== run A ==
## QAM
module QAM(clk, rst, en, Din, IFout);
input clk, rst, en;
input Din;
output reg signed [17:0] IFout;
wire [1:0] spc_out;
wire [1:0] sm_i;
wire [1:0] sm_q;
wire [1:0] lf_i;
wire [1:0] lf_q;
wire [1:0] usi_i;
wire [1:0] usi_q;
wire signed [17:0] srrc_i;
wire signed [17:0] srrc_q;
wire en0;
wire en1;
wire en2;
wire en3;
reg sm_ctrl;
reg [3:0] usi_ctrl;
reg [1:0] mix_cnt;
reg sync_i0, sync_i1, sync_q0, sync_q1;
reg ce2;
always @(posedge clk or posedge rst) begin
	if (rst) begin
	    ce2 <= 1'd0;
	end
	else begin
		ce2 <= ~ce2;
	end
end
assign en0 = en & ce2;
always @(posedge clk or posedge rst) begin
	if (rst) begin
	    sync_i0 <= 1'd0;
	    sync_q0 <= 1'd0; 
	end
	else begin
		sync_i0 <= sm_i[1];
		sync_q0 <= sm_q[1];
	end
end
always @(posedge clk or posedge rst) begin
	if (rst) begin
	    sync_i1 <= 1'd0;
	    sync_q1 <= 1'd0;
	end
	else begin
		sync_i1 <= sync_i0;
		sync_q1 <= sync_q0;
	end
end
always @(posedge clk or posedge rst) begin
	if (rst) begin
	    sm_ctrl <= 1'd0;
	end
	else if (ce2) begin
		sm_ctrl <= ~sm_ctrl;
	end
end
assign en1 = (sm_ctrl & ce2) ? 1'd1 : 1'd0;
always @(posedge clk or posedge rst) begin
	if (rst) begin
	    usi_ctrl <= 1'd0;
	end
	else if(en) begin
		if(usi_ctrl == 4'd8) usi_ctrl <= usi_ctrl;
		else usi_ctrl <= usi_ctrl + 4'd1;
	end
end
assign en2 = (usi_ctrl == 4'd8) ? 1'd1 : 1'd0;
assign en3 = 1'd1;
assign lf_i = {sync_i1, 1'd1};
assign lf_q = {sync_q1, 1'd1};
SPC u_SPC(.clk(clk),
	      .rst(rst),
	      .en(en0),
	      .Din(Din),
	      .OUT(spc_out)
	      );
SM u_SM(.clk(clk),
	    .rst(rst),
	    .en(en1),
	    .Din(spc_out),
	    .I(sm_i),
	    .Q(sm_q)
	    );
USI u_USI_i(.clk(clk),
	        .rst(rst),
	        .en(en2),
	        .lf_in(lf_i),
	        .hf_out(usi_i)
	        );
USI u_USI_q(.clk(clk),
	        .rst(rst),
	        .en(en2),
	        .lf_in(lf_q),
	        .hf_out(usi_q)
	        );
SRRC u_SRRC_i(.clk(clk),
	          .rst(rst),
	          .en(en3),
	          .Din(usi_i),
	          .Dout(srrc_i)
	          );
SRRC u_SRRC_q(.clk(clk),
	          .rst(rst),
	          .en(en3),
	          .Din(usi_q),
	          .Dout(srrc_q)
	          );
always @(posedge clk or posedge rst) begin
	if (rst) begin
	    mix_cnt <= 2'd0;
	end
	else if(en) begin
		if (mix_cnt == 2'd3) begin
			mix_cnt <= 2'd0;
		end
		else begin
  ...
Size: about 6,900 cells after synthesis, ~1,200 flip-flops, roughly 22 I/O pins, about 72,000 um2 of cells after synthesis.
clock: 2.94 ns
lec_check: 0
cap_margin: 5
cell_pad_in_sites_detail_placement: 0
core_aspect_ratio: 0.89
core_margin: 2
core_utilization: 72
min_routing_layer: met1
setup_slack_margin: -0.3
slew_margin: 20
run.sh (not shown) runs the stock make flow with config.mk's settings and CLKGATE_MAP_FILE=.
Run status, run A: aborted in 5_1_grt, error GRT-0232
Edits applied to the flow inputs when going from run A to run B:
- setting PLACE_DENSITY to 0.64 for the first time
- setting CTS_CLUSTER_SIZE to 31 for the first time
- setting ABC_AREA to 1 for the first time
- changing SETUP_SLACK_MARGIN from -0.3 to 0.11
- changing the clock period (ns, I/O delays scaled along) from 2.94 to 3.73
Findings:
Run B: all stages complete, timing, DRC and antenna checks passed
Status(run A) = ERROR, stage = 5_1_grt
From run A to run B the numbers moved as follows: number of library cell types mapped by synthesis has decreased; number of sinks on the clock net has remained practically unchanged; HPWL after detailed placement has decreased; yosys-reported design area after synthesis has increased.
Taking run A as 1.0, run B lands at 1.17 on post-synthesis cell count.
The fraction of the mapped netlist area in compound gates in run B sits 2.3 points below the value recorded for run A.
The following lists how run C was set up differently from run B:
- clearing MIN_ROUTING_LAYER, which used to be met1
- clearing PLACE_DENSITY, which used to be 0.64
- swapping 5 for 20 in CAP_MARGIN
- clearing CTS_CLUSTER_SIZE, which used to be 31
- clearing CELL_PAD_IN_SITES_DETAIL_PLACEMENT, which used to be 0
- clearing CORE_ASPECT_RATIO, which used to be 0.89
- swapping 72 for 40 in CORE_UTILIZATION
- clearing SETUP_SLACK_MARGIN, which used to be 0.11
- clearing ABC_AREA, which used to be 1
- swapping 3.73 for 5.0 in the clock period (ns, I/O delays scaled along)
Results
Comparing run C and run B, arrival time reported for the critical path endpoint is higher on run C. Run B has a higher number of global-route vias before repair than run C. In run C, the sequential share of layout area came out 0.64 points above the value in run B. Area share of fa/ha/maj cells after synthesis: run C > run B. Between run B and run C, the flow reports total number of nets in the final design decreasing by more than 10%. Run C: setup slack 0.20 ns above run B. Compared with run B, run C shows wire length of the first global-routing pass that has gone down by more than 10%. In the metrics for run C and run B, the one carrying the lower layout overhead on the synthesized area is run B. In summary, run C completed successfully, with a layout that passed the timing, DRC and antenna checks.
Changes in run D relative to run C:
- CORE_UTILIZATION: 40 -> 72
- PLACE_DENSITY_LB_ADDON: unset -> 0.24
- the clock period (ns, I/O delays scaled along): 5.0 -> 3.84
From the logs: run D reached the end of the flow and failed the layout checks with negative setup slack. Taking run C as the reference, in run D design area rose about 1.6%; total number of vias rose about 9%; critical path depth rose 1. Compared to run C, run D shows a narrower setup margin. Clock-pin slew of the registers on the worst-case setup and hold paths: run D vs run C — no meaningful difference. | placed wire-length estimate | run D vs run C | about 5.3% higher |. When run D is set beside run C, its per-cell via count in the routed design turns out to be about 20% larger.


## v56
QAM again, from the RTL that the note above started with.
make LEC_CHECK=0 ABC_AREA=1 CAP_MARGIN=20 CELL_PAD_IN_SITES_DETAIL_PLACEMENT=0 CORE_ASPECT_RATIO=0.89 CORE_MARGIN=2 CORE_UTILIZATION=36 CTS_CLUSTER_DIAMETER=171 GPL_TIMING_DRIVEN=0 MIN_ROUTING_LAYER=met2 PLACE_DENSITY=0.38 SETUP_SLACK_MARGIN=0.37 SLEW_MARGIN=20 finish   # period 2.63 ns
Nothing crashed in v56 and all stages finished; the problem is that the final layout failed, the offending checks being negative setup slack.
Setup changes, v56 to v29
# v56
export LEC_CHECK = 0
export ABC_AREA = 1
export CAP_MARGIN = 20
export CELL_PAD_IN_SITES_DETAIL_PLACEMENT = 0
export CORE_ASPECT_RATIO = 0.89
export CORE_MARGIN = 2
export CORE_UTILIZATION = 36
export CTS_CLUSTER_DIAMETER = 171
export GPL_TIMING_DRIVEN = 0
export MIN_ROUTING_LAYER = met2
export PLACE_DENSITY = 0.38
export SETUP_SLACK_MARGIN = 0.37
export SLEW_MARGIN = 20
create_clock -name core_clock -period 2.63 [get_ports {clk}]
# v29
export LEC_CHECK = 0
export CAP_MARGIN = 5
export CELL_PAD_IN_SITES_DETAIL_PLACEMENT = 0
export CORE_ASPECT_RATIO = 0.89
export CORE_MARGIN = 2
export CORE_UTILIZATION = 71
export CTS_CLUSTER_SIZE = 27
export MIN_ROUTING_LAYER = met1
export PLACE_DENSITY = 0.38
export SETUP_SLACK_MARGIN = 0.37
export SLEW_MARGIN = 20
create_clock -name core_clock -period 1.6 [get_ports {clk}]
Notes after the runs:
Status for v29 and v56: no clean run
What ended v29 was a tool error in clock tree synthesis; the run never finished.
Of v29 and v56, the lower global placer's final weighted congestion belongs to v56.
Total instance count after detailed placement, v29 vs v56: down by a few percent
v29 improves on v56 in post-placement worst setup slack.
Comparing the two runs side by side, v29 comes out ahead of v56 on synthesized area.
Here is what was changed in the inputs of v21 compared with v29.
# v29
export LEC_CHECK = 0
export CAP_MARGIN = 5
export CELL_PAD_IN_SITES_DETAIL_PLACEMENT = 0
export CORE_ASPECT_RATIO = 0.89
export CORE_MARGIN = 2
export CORE_UTILIZATION = 71
export CTS_CLUSTER_SIZE = 27
export MIN_ROUTING_LAYER = met1
export PLACE_DENSITY = 0.38
export SETUP_SLACK_MARGIN = 0.37
export SLEW_MARGIN = 20
create_clock -name core_clock -period 1.6 [get_ports {clk}]
# v21
export LEC_CHECK = 0
export CAP_MARGIN = 20
export CORE_MARGIN = 2
export CORE_UTILIZATION = 65
export SLEW_MARGIN = 20
create_clock -name core_clock -period 4.66 [get_ports {clk}]
==> results <==
As far as cell total in the yosys stat output goes, v21 and v29 are indistinguishable; the numbers are identical.
v21: flow completed, timing, DRC and antenna clean
Detailed placer's ending HPWL, v21 vs v29: down by more than a quarter
Measured against v29, the core box area of v21 comes out at 1.09 times the reference value.
Looking at pre-CTS setup slack, v21 sits 2.48 ns above v29.
> inputs changed (v21 -> v9)
# v21
export LEC_CHECK = 0
export CAP_MARGIN = 20
export CORE_MARGIN = 2
export CORE_UTILIZATION = 65
export SLEW_MARGIN = 20
create_clock -name core_clock -period 4.66 [get_ports {clk}]
# v9
export LEC_CHECK = 0
export CAP_MARGIN = 20
export CORE_MARGIN = 2
export CORE_UTILIZATION = 72
export CTS_CLUSTER_DIAMETER = 90
export SLEW_MARGIN = 20
create_clock -name core_clock -period 2.52 [get_ports {clk}]
### Flow results
Of v21 and v9, just one finished clean: v21. Stage in which a tool error killed v9: clock tree synthesis. Changes observed in v9 relative to v21: total core area down about 10%, y dimension of the die down 17 um, standard-cell row count down 6. Relative to v21, cell area after placement has gone up in v9. Starting density of the core: v9 vs v21 up 7.0 points. Per the comparison of v9 with v21, die area saw a decrease, post-synth area from yosys stat saw little to no change, routability congestion estimate from global placement saw an increase, post-synthesis share of cell area spent on full adders, half adders and majority gates saw little to no change, worst setup slack before clock tree synthesis saw a decrease. As far as synthesized cell area goes, v9 and v21 are indistinguishable; the numbers are identical.
Here is what was changed in the inputs of v4 compared with v9.
# v9
export LEC_CHECK = 0
export CAP_MARGIN = 20
export CORE_MARGIN = 2
export CORE_UTILIZATION = 72
export CTS_CLUSTER_DIAMETER = 90
export SLEW_MARGIN = 20
create_clock -name core_clock -period 2.52 [get_ports {clk}]
# v4
export LEC_CHECK = 0
export CAP_MARGIN = 0
export CORE_MARGIN = 2
export CORE_UTILIZATION = 72
export CTS_CLUSTER_SIZE = 70
export SETUP_SLACK_MARGIN = 0.45
export SLEW_MARGIN = 20
create_clock -name core_clock -period 3.72 [get_ports {clk}]
[summary]
- Per the comparison of v4 with v9, minimum setup slack after placement climbed 1.18 ns; height of the chip stayed essentially flat.
- Synthesized cell count came out exactly the same in v9 and v4.
- In v4 the implementation ran to completion but is not tape-out ready, as the final checks report negative setup slack.
The following lists how v25 was set up differently from v4:
# v4
export LEC_CHECK = 0
export CAP_MARGIN = 0
export CORE_MARGIN = 2
export CORE_UTILIZATION = 72
export CTS_CLUSTER_SIZE = 70
export SETUP_SLACK_MARGIN = 0.45
export SLEW_MARGIN = 20
create_clock -name core_clock -period 3.72 [get_ports {clk}]
# v25
export LEC_CHECK = 0
export ABC_AREA = 1
export CAP_MARGIN = 20
export CORE_MARGIN = 2
export CORE_UTILIZATION = 72
export CTS_CLUSTER_DIAMETER = 90
export CTS_CLUSTER_SIZE = 94
export SLEW_MARGIN = 20
create_clock -name core_clock -period 2.35 [get_ports {clk}]
[summary]
Summary of v25 over v4: half-perimeter wire length after detailed placement went up 63 mm, post-synthesis cell area went up 2.5%, die width went up about 1.2%, post-synthesis cell type count went down 42, chip area line of the yosys report went up about 2.5%. What ended v25 was a tool error in global routing; the run never finished. Per the comparison of v25 with v4, number of nets produced by synthesis saw an increase, share of synthesized area spent on multiplexers decreased by 0.24 points relative to the old numbers, worst setup slack before clock tree synthesis went down 1.30 ns.
